==> nickel <==
==> flow/design.v (excerpt) <==
module mac_16bit(out_rounded,md,mr,clk,rst);
output reg [26:0] out_rounded;
input [15:0] md,mr;               
input clk,rst;
reg [15:0] MD,MR;
reg [39:0] acc;
wire [39:0] mult_out;
wire [17:0] PP0,PP1,PP2,PP3,PP4,PP5,PP6,PP7,PP8;
reg [31:0] PP0_reg,PP1_reg,PP2_reg,PP3_reg,PP4_reg,PP5_reg,PP6_reg,PP7_reg,PP8_reg;
wire [31:0] PP0_FULL,PP1_FULL,PP2_FULL,PP3_FULL,PP4_FULL,PP5_FULL,PP6_FULL,PP7_FULL,PP8_FULL;
wire [7:0] neg;
wire [31:0] sum0,carry0,sum1,carry1,sum2,carry2,sum3,carry3,sum4,carry4,sum5,carry5,sum6,carry6;
wire [39:0] new_acc;
reg [2:0] setup_count;
reg setup_completed;
reg [8:0] count;
generatePartialProducts PP(.PP0(PP0),.PP1(PP1),.PP2(PP2),.PP3(PP3),.PP4(PP4),.PP5(PP5),.PP6(PP6),.PP7(PP7),.PP8(PP8),.neg(neg),.MD(MD),.MR(MR));
genvar i;
assign PP0_FULL[16:0] = PP0;
for(i=31; i>16; i=i-1) begin
  assign PP0_FULL[i] = PP0_FULL[16];
end
assign PP1_FULL[18:2] = PP1;
for(i=31; i>18; i=i-1) begin
  assign PP1_FULL[i] = PP1_FULL[18];
end
assign PP1_FULL[1] = 1'b0;
assign PP1_FULL[0] = neg[0];
assign PP2_FULL[20:4] = PP2;
for(i=31; i>20; i=i-1) begin
  assign PP2_FULL[i] = PP2_FULL[20];
end
assign PP2_FULL[3] = 1'b0;
assign PP2_FULL[2] = neg[1];
for(i=0; i<2; i=i+1) begin
  assign PP2_FULL[i] = 1'b0;
end
assign PP3_FULL[22:6] = PP3;
for(i=31; i>22; i=i-1) begin
  assign PP3_FULL[i] = PP3_FULL[22];
end
assign PP3_FULL[5] = 1'b0;
assign PP3_FULL[4] = neg[2];
for(i=0; i<4; i=i+1) begin
  assign PP3_FULL[i] = 1'b0;
end
assign PP4_FULL[24:8] = PP4;
for(i=31; i>24; i=i-1) begin
  assign PP4_FULL[i] = PP4_FULL[24];
end
assign PP4_FULL[7] = 1'b0;
assign PP4_FULL[6] = neg[3];
for(i=0; i<6; i=i+1) begin
  assign PP4_FULL[i] = 1'b0;
end
assign PP5_FULL[26:10] = PP5;
for(i=31; i>26; i=i-1) begin
  assign PP5_FULL[i] = PP5_FULL[26];
end
assign PP5_FULL[9] = 1'b0;
assign PP5_FULL[8] = neg[4];
for(i=0; i<8; i=i+1) begin
  assign PP5_FULL[i] = 1'b0;
end
assign PP6_FULL[28:12] = PP6;
for(i=31; i>28; i=i-1) begin
  assign PP6_FULL[i] = PP6_FULL[28];
end
assign PP6_FULL[11] = 1'b0;
assign PP6_FULL[10] = neg[5];
for(i=0; i<10; i=i+1) begin
  assign PP6_FULL[i] = 1'b0;
end
assign PP7_FULL[30:14] = PP7;
assign PP7_FULL[31] = PP7_FULL[30];
assign PP7_FULL[13] = 1'b0;
  ...
clock: 5.05 ns
lec_check: 0
abc_area: 1
cap_margin: 20
cell_pad_in_sites_global_placement: 0
core_aspect_ratio: 0.91
core_margin: 2
core_utilization: 72
cts_cluster_diameter: 215
gpl_routability_driven: 0
min_routing_layer: met1
place_density_lb_addon: 0.05
setup_slack_margin: 1.46
slew_margin: 20
tns_end_percent: 70
run.sh (not shown) runs the stock make flow with config.mk's settings and CLKGATE_MAP_FILE=.
==> harbor: changes against nickel <==
ABC_AREA = default   (was 1)
CAP_MARGIN = 5   (was 20)
CELL_PAD_IN_SITES_GLOBAL_PLACEMENT = default   (was 0)
CORE_ASPECT_RATIO = default   (was 0.91)
CTS_CLUSTER_DIAMETER = default   (was 215)
CTS_CLUSTER_SIZE = 75   (was default)
GPL_ROUTABILITY_DRIVEN = default   (was 0)
MIN_ROUTING_LAYER = default   (was met1)
PLACE_DENSITY_LB_ADDON = 0.0   (was 0.05)
SETUP_SLACK_MARGIN = default   (was 1.46)
TNS_END_PERCENT = default   (was 70)
==> flow/constraint.sdc (replaced) <==
create_clock -name core_clock -period 6.24 [get_ports {clk}]
set_input_delay 1.2480 -clock core_clock [delete_from_list [all_inputs] [get_ports {clk}]]
set_output_delay 1.2480 -clock core_clock [all_outputs]
set_load 0.01 [all_outputs]
==> sierra: changes against nickel <==
ABC_AREA = default   (was 1)
CELL_PAD_IN_SITES_GLOBAL_PLACEMENT = default   (was 0)
CORE_ASPECT_RATIO = default   (was 0.91)
CORE_UTILIZATION = 20   (was 72)
CTS_CLUSTER_DIAMETER = default   (was 215)
GPL_ROUTABILITY_DRIVEN = default   (was 0)
MIN_ROUTING_LAYER = default   (was met1)
PLACE_DENSITY_LB_ADDON = default   (was 0.05)
SETUP_SLACK_MARGIN = default   (was 1.46)
TNS_END_PERCENT = default   (was 70)
==> flow/constraint.sdc (replaced) <==
create_clock -name core_clock -period 9.82 [get_ports {clk}]
set_input_delay 1.9640 -clock core_clock [delete_from_list [all_inputs] [get_ports {clk}]]
set_output_delay 1.9640 -clock core_clock [all_outputs]
set_load 0.01 [all_outputs]
==> results <==
quantity                                                                            nickel                    sierra                    harbor
Result of the run                                                 finished with violations   complete, no violations  finished with violations
Violated checks                                                       negative setup slack                         -      negative setup slack
Critical path destination                                                          acc[39]                   acc[37]                   acc[39]
Met2 Resource Use GR                                                                 69.8%                     16.2%                     60.2%
Buffer-and-inverter tally for the worst setup path                                       6                         2                         4
Total routed wirelength                                                            66.8 mm                   56.0 mm                   56.8 mm
Setup Fix Bufs, Post-CTS                                                                 8                         0                         6
Total clock buffers created by CTS                                                      28                        35                        29
Worst r2r path cells                                                                    30                        27                        30
Placed cell areas                                                              22400 sq um               22300 sq um               21800 sq um
Fraction of area in registers                                                        21.0%                     21.9%                     22.2%
Final weighted congestion of routability-driven global placement                         -                     0.801                     0.866
Layout Cell Area excl Fill                                                     24500 sq um               23400 sq um               23200 sq um
Worst-margin pin slew                                                              1200 ps                   1170 ps                   1000 ps
Non-clock inverter count in the final layout                                           403                       264                       264
Synth unique cells                                                                      53                        69                        69
Dominant cell by count in the synthesized netlist                   sky130_fd_sc_hd__inv_1  sky130_fd_sc_hd__nand2_1  sky130_fd_sc_hd__nand2_1
Area share of the largest cell type after synthesis                                  25.7%                     25.2%                     25.2%
Std-Cell Core Area                                                             27400 sq um              101000 sq um               27800 sq um
